==> inputs of job 3107 <==
==> flow/design.v <==
package calc_pkg;
    typedef struct packed {
        logic on;
        logic off;
        logic mem_rc;
        logic mem_sub;
        logic mem_add;
        logic op_percent;
        logic op_sqrt;
        logic op_div;
        logic op_mul;
        logic op_sub;
        logic op_add;
        logic op_eq;
        logic dot;
        logic num_1;
        logic num_2;
        logic num_3;
        logic num_4;
        logic num_5;
        logic num_6;
        logic num_7;
        logic num_8;
        logic num_9;
        logic num_0;
    } buttons_t;
    typedef enum logic [4:0] {
        B_NONE,          
        B_ON,            
        B_OFF,           
        B_MEM_RC,        
        B_MEM_SUB,       
        B_MEM_ADD,       
        B_OP_PERCENT,    
        B_OP_SQRT,       
        B_OP_DIV,        
        B_OP_MUL,        
        B_OP_SUB,        
        B_OP_ADD,        
        B_OP_EQ,         
        B_DOT,           
        B_NUM_1,         
        B_NUM_2,         
        B_NUM_3,         
        B_NUM_4,         
        B_NUM_5,         
        B_NUM_6,         
        B_NUM_7,         
        B_NUM_8,         
        B_NUM_9,         
        B_NUM_0,         
        B_UNKNOWN        
    } active_button_t;
    function automatic logic isNumberButton(active_button_t active_button);
        isNumberButton = ((active_button >= calc_pkg::B_NUM_1) && (active_button <= calc_pkg::B_NUM_0));
    endfunction
    function automatic logic isOpButton(active_button_t active_button);
        isOpButton = ((active_button >= calc_pkg::B_OP_DIV) && (active_button <= calc_pkg::B_OP_ADD));
    endfunction
    function automatic logic isEqButton(active_button_t active_button);
        isEqButton = (active_button == calc_pkg::B_OP_EQ);
    endfunction
    function automatic logic isDotButton(active_button_t active_button);
        isDotButton = (active_button == calc_pkg::B_DOT);
    endfunction
    typedef logic [3:0] bcd_t;
    function automatic logic [6:0] bcd2segments(bcd_t bcd);
        unique case (bcd)
            4'd0: bcd2segments = 7'b1111110;
            4'd1: bcd2segments = 7'b0110000;
            4'd2: bcd2segments = 7'b1101101;
            4'd3: bcd2segments = 7'b1111001;
            4'd4: bcd2segments = 7'b0110011;
            4'd5: bcd2segments = 7'b1011011;
            4'd6: bcd2segments = 7'b1011111;
            4'd7: bcd2segments = 7'b1110000;
            4'd8: bcd2segments = 7'b1111111;
            4'd9: bcd2segments = 7'b1111011;
            default: bcd2segments = 7'bxxxxxxx;
        endcase
    endfunction
    typedef enum logic [1:0] {
        OP_NONE,
        OP_ADD,
        OP_MUL,
        OP_DIV
    } op_t;
    function automatic op_t button2op(active_button_t active_button);
        unique case (active_button)
            calc_pkg::B_OP_DIV: button2op = calc_pkg::OP_DIV;
            calc_pkg::B_OP_MUL: button2op = calc_pkg::OP_MUL;
            calc_pkg::B_OP_SUB: button2op = calc_pkg::OP_ADD;
            calc_pkg::B_OP_ADD: button2op = calc_pkg::OP_ADD;
            default: button2op = calc_pkg::OP_NONE;
        endcase
    endfunction
    function automatic bcd_t button2bcd(active_button_t active_button);
        unique case (active_button)
            calc_pkg::B_NUM_1: button2bcd = 1;
            calc_pkg::B_NUM_2: button2bcd = 2;
            calc_pkg::B_NUM_3: button2bcd = 3;
            calc_pkg::B_NUM_4: button2bcd = 4;
            calc_pkg::B_NUM_5: button2bcd = 5;
            calc_pkg::B_NUM_6: button2bcd = 6;
            calc_pkg::B_NUM_7: button2bcd = 7;
            calc_pkg::B_NUM_8: button2bcd = 8;
            calc_pkg::B_NUM_9: button2bcd = 9;
            calc_pkg::B_NUM_0: button2bcd = 0;
            default: button2bcd = 0;
        endcase
    endfunction
    parameter NumDigits = 8;
    typedef logic unsigned [$clog2(NumDigits)-1:0] exponent_t;
    typedef struct packed {
        logic error;
        logic sign;
        exponent_t exponent;
        bcd_t [NumDigits-1:0] significand;
    } num_t;
    function automatic num_t neg(num_t num);
        neg = num;
        neg.sign = !num.sign;
    endfunction
endpackage
module alu_add (
    input   logic           clk_i,
    input   logic           rst_i,
    input   logic [36:0]    left_i,      
    input   logic [36:0]    right_i,     
    output  logic           in_ready_o,
    input   logic           in_valid_i,
    output  logic [36:0]    result_o,    
    input   logic           out_ready_i,
    output  logic           out_valid_o
);
typedef enum logic [1:0] {
    S_IDLE,
    S_NORMALIZE,
    S_ADD,
    S_RENORMALIZE
} state_t;
state_t state_d, state_q;
logic [$clog2(calc_pkg::NumDigits):0] counter_d, counter_q;
logic in_ready_d, in_ready_q;
logic out_valid_d, out_valid_q;
assign out_valid_o = out_valid_q;
assign in_ready_o = in_ready_q;
calc_pkg::num_t left_d, left_q;
calc_pkg::num_t right_d, right_q;
calc_pkg::num_t result_d, result_q;
calc_pkg::bcd_t result_extra_d, result_extra_q;
logic carryborrow_d, carryborrow_q;
assign result_o = out_valid_q ? result_q : '0;
logic [4:0] nibble_sum;
always_comb begin
    nibble_sum = 'x;
    carryborrow_d = carryborrow_q;
    if (state_q != S_ADD) begin
        carryborrow_d = 0;
    end else if (left_q.sign == right_q.sign) begin
        nibble_sum =
            left_q.significand[counter_q]
            + right_q.significand[counter_q]
            + 4'(carryborrow_q);
        if (nibble_sum >= 10) begin
            nibble_sum += 6;
        end
        carryborrow_d = nibble_sum[4];
    end else begin
        if (left_q.significand > right_q.significand) begin
            nibble_sum =
                6'(left_q.significand[counter_q])
                - 6'(right_q.significand[counter_q])
                - 6'(carryborrow_q);
        end else begin
            nibble_sum =
                6'(right_q.significand[counter_q])
                - 6'(left_q.significand[counter_q])
                - 6'(carryborrow_q);
        end
        carryborrow_d = nibble_sum[4];
        if ($signed(nibble_sum) < 0) begin
            nibble_sum += 10;
        end
    end
end
always_comb begin
    state_d = state_q;
    out_valid_d = out_valid_q;
    in_ready_d = in_ready_q;
    counter_d = counter_q;
    left_d = left_q;
    right_d = right_q;
    result_d = result_q;
    result_extra_d = result_extra_q;
    unique case (state_q)
        S_IDLE: begin
            result_d = '0;
            if (in_valid_i) begin
                left_d = left_i;
                right_d = right_i;
                state_d = S_NORMALIZE;
                in_ready_d = 0;
            end
        end
        S_NORMALIZE: begin
            if (left_q.exponent < right_q.exponent) begin
                left_d.significand = (left_q.significand >> 4);
                left_d.exponent++;
            end else if (left_q.exponent > right_q.exponent) begin
                right_d.significand = (right_q.significand >> 4);
                right_d.exponent++;
            end else begin
                state_d = S_ADD;
                counter_d = 0;
            end
        end
        S_ADD: begin
            result_d.exponent = left_q.exponent;
            if (left_q.sign == right_q.sign) begin
                result_extra_d = carryborrow_d;
            end
            if (left_q.significand > right_q.significand) begin
                result_d.sign = left_q.sign;
            end else begin
                result_d.sign = right_q.sign;
            end
            result_d.significand[counter_q] = 4'(nibble_sum);
            counter_d++;
            if (counter_d == calc_pkg::NumDigits) begin
                state_d = S_RENORMALIZE;
            end
        end
        S_RENORMALIZE: begin
            if (result_extra_q != '0) begin  
                result_extra_d = '0;
                result_d.significand = ({result_extra_q, result_q.significand} >> 4);
                result_d.exponent++;
                if (result_d.exponent == 0)
                    result_d.error = 1;
            end else if ((result_q.exponent != 0) && (result_q.significand[calc_pkg::NumDigits-1] == 0)) begin  
                result_d.significand = (result_q.significand << 4);
                result_d.exponent--;
            end else begin  
                out_valid_d = 1;
                if (result_d.significand == 0)
                    result_d.sign = 0;
                if (out_valid_q && out_ready_i) begin
                    state_d = S_IDLE;
                    out_valid_d = 0;
                    in_ready_d = 1;
                    result_d = '0;
                end
            end
        end
    endcase
end
always_ff @(posedge clk_i) begin
    if (rst_i) begin
        state_q <= S_IDLE;
        out_valid_q <= 0;
        in_ready_q <= 1;
        counter_q <= '0;
        left_q <= '0;
        right_q <= '0;
        result_q <= '0;
        result_extra_q <= '0;
        carryborrow_q <= 0;
    end else begin
        state_q <= state_d;
        out_valid_q <= out_valid_d;
        in_ready_q <= in_ready_d;
        counter_q <= counter_d;
        left_q <= left_d;
        right_q <= right_d;
        result_q <= result_d;
        result_extra_q <= result_extra_d;
        carryborrow_q <= carryborrow_d;
    end
end
endmodule
==> flow/run.sh <==
#!/bin/bash
# the make line also repeats each setting of config.mk as NAME=value (left out here)
make -C /OpenROAD-flow-scripts/flow DESIGN_CONFIG=/design/flow/config.mk WORK_HOME=/design/flow/orfs CLKGATE_MAP_FILE= finish
==> flow/config.mk <==
export PLATFORM = sky130hd
export DESIGN_NAME = alu_add
export DESIGN_NICKNAME = alu_add
export VERILOG_FILES = /design/flow/design.v
export SDC_FILE = /design/flow/constraint.sdc
export NUM_CORES = 4
export LEC_CHECK = 0
export CAP_MARGIN = 20
export CORE_MARGIN = 2
export CORE_UTILIZATION = 72
export CTS_CLUSTER_DIAMETER = 104
export CTS_CLUSTER_SIZE = 14
export HOLD_SLACK_MARGIN = 0.28
export PLACE_DENSITY_LB_ADDON = 0.15
export SETUP_SLACK_MARGIN = 0.47
export SLEW_MARGIN = 20
==> flow/constraint.sdc <==
create_clock -name core_clock -period 1.56 [get_ports {clk_i}]
set_input_delay 0.3120 -clock core_clock [delete_from_list [all_inputs] [get_ports {clk_i}]]
set_output_delay 0.3120 -clock core_clock [all_outputs]
set_load 0.01 [all_outputs]
==> inputs of job 4308, as changes to job 3107 <==
Settings changed: ABC_AREA from default to 0, CORE_ASPECT_RATIO from default to 1.32, CTS_CLUSTER_DIAMETER 104 to 397, CTS_CLUSTER_SIZE 14 to 95, HOLD_SLACK_MARGIN 0.28 to default, PLACE_DENSITY_LB_ADDON 0.15 to default, SETUP_SLACK_MARGIN 0.47 to 1.53.
==> flow/constraint.sdc (replaced) <==
create_clock -name core_clock -period 6.53 [get_ports {clk_i}]
set_input_delay 1.3060 -clock core_clock [delete_from_list [all_inputs] [get_ports {clk_i}]]
set_output_delay 1.3060 -clock core_clock [all_outputs]
set_load 0.01 [all_outputs]
==> inputs of job 2174, as changes to job 3107 <==
Settings changed: CORE_UTILIZATION 72 to 68, CTS_CLUSTER_DIAMETER 104 to 45, CTS_CLUSTER_SIZE 14 to 34, HOLD_SLACK_MARGIN 0.28 to default, PLACE_DENSITY_LB_ADDON 0.15 to default, SETUP_SLACK_MARGIN 0.47 to default, TNS_END_PERCENT from default to 5.
==> flow/constraint.sdc (replaced) <==
create_clock -name core_clock -period 3.48 [get_ports {clk_i}]
set_input_delay 0.6960 -clock core_clock [delete_from_list [all_inputs] [get_ports {clk_i}]]
set_output_delay 0.6960 -clock core_clock [all_outputs]
set_load 0.01 [all_outputs]
==> comparison <==
Between job 2174 and job 4308, the lower total power is in job 4308 (gap about 120%, measured against job 4308).
In first-iteration DRC count, job 2174 is at 3.4 times the value of job 4308.
Job 2174 finished but failed the layout checks on setup timing. Job 4308 finished with timing, DRC and antenna clean. Job 3107 ended with an error in 3_5_place_dp, error DPL-0038.
In job 2174 the wire length is higher than in job 4308, by 43%.
In job 2174 the register-to-register slack is lower than in job 4308, by 2.5 ns.
Power is estimated from default activity; no workload was simulated.
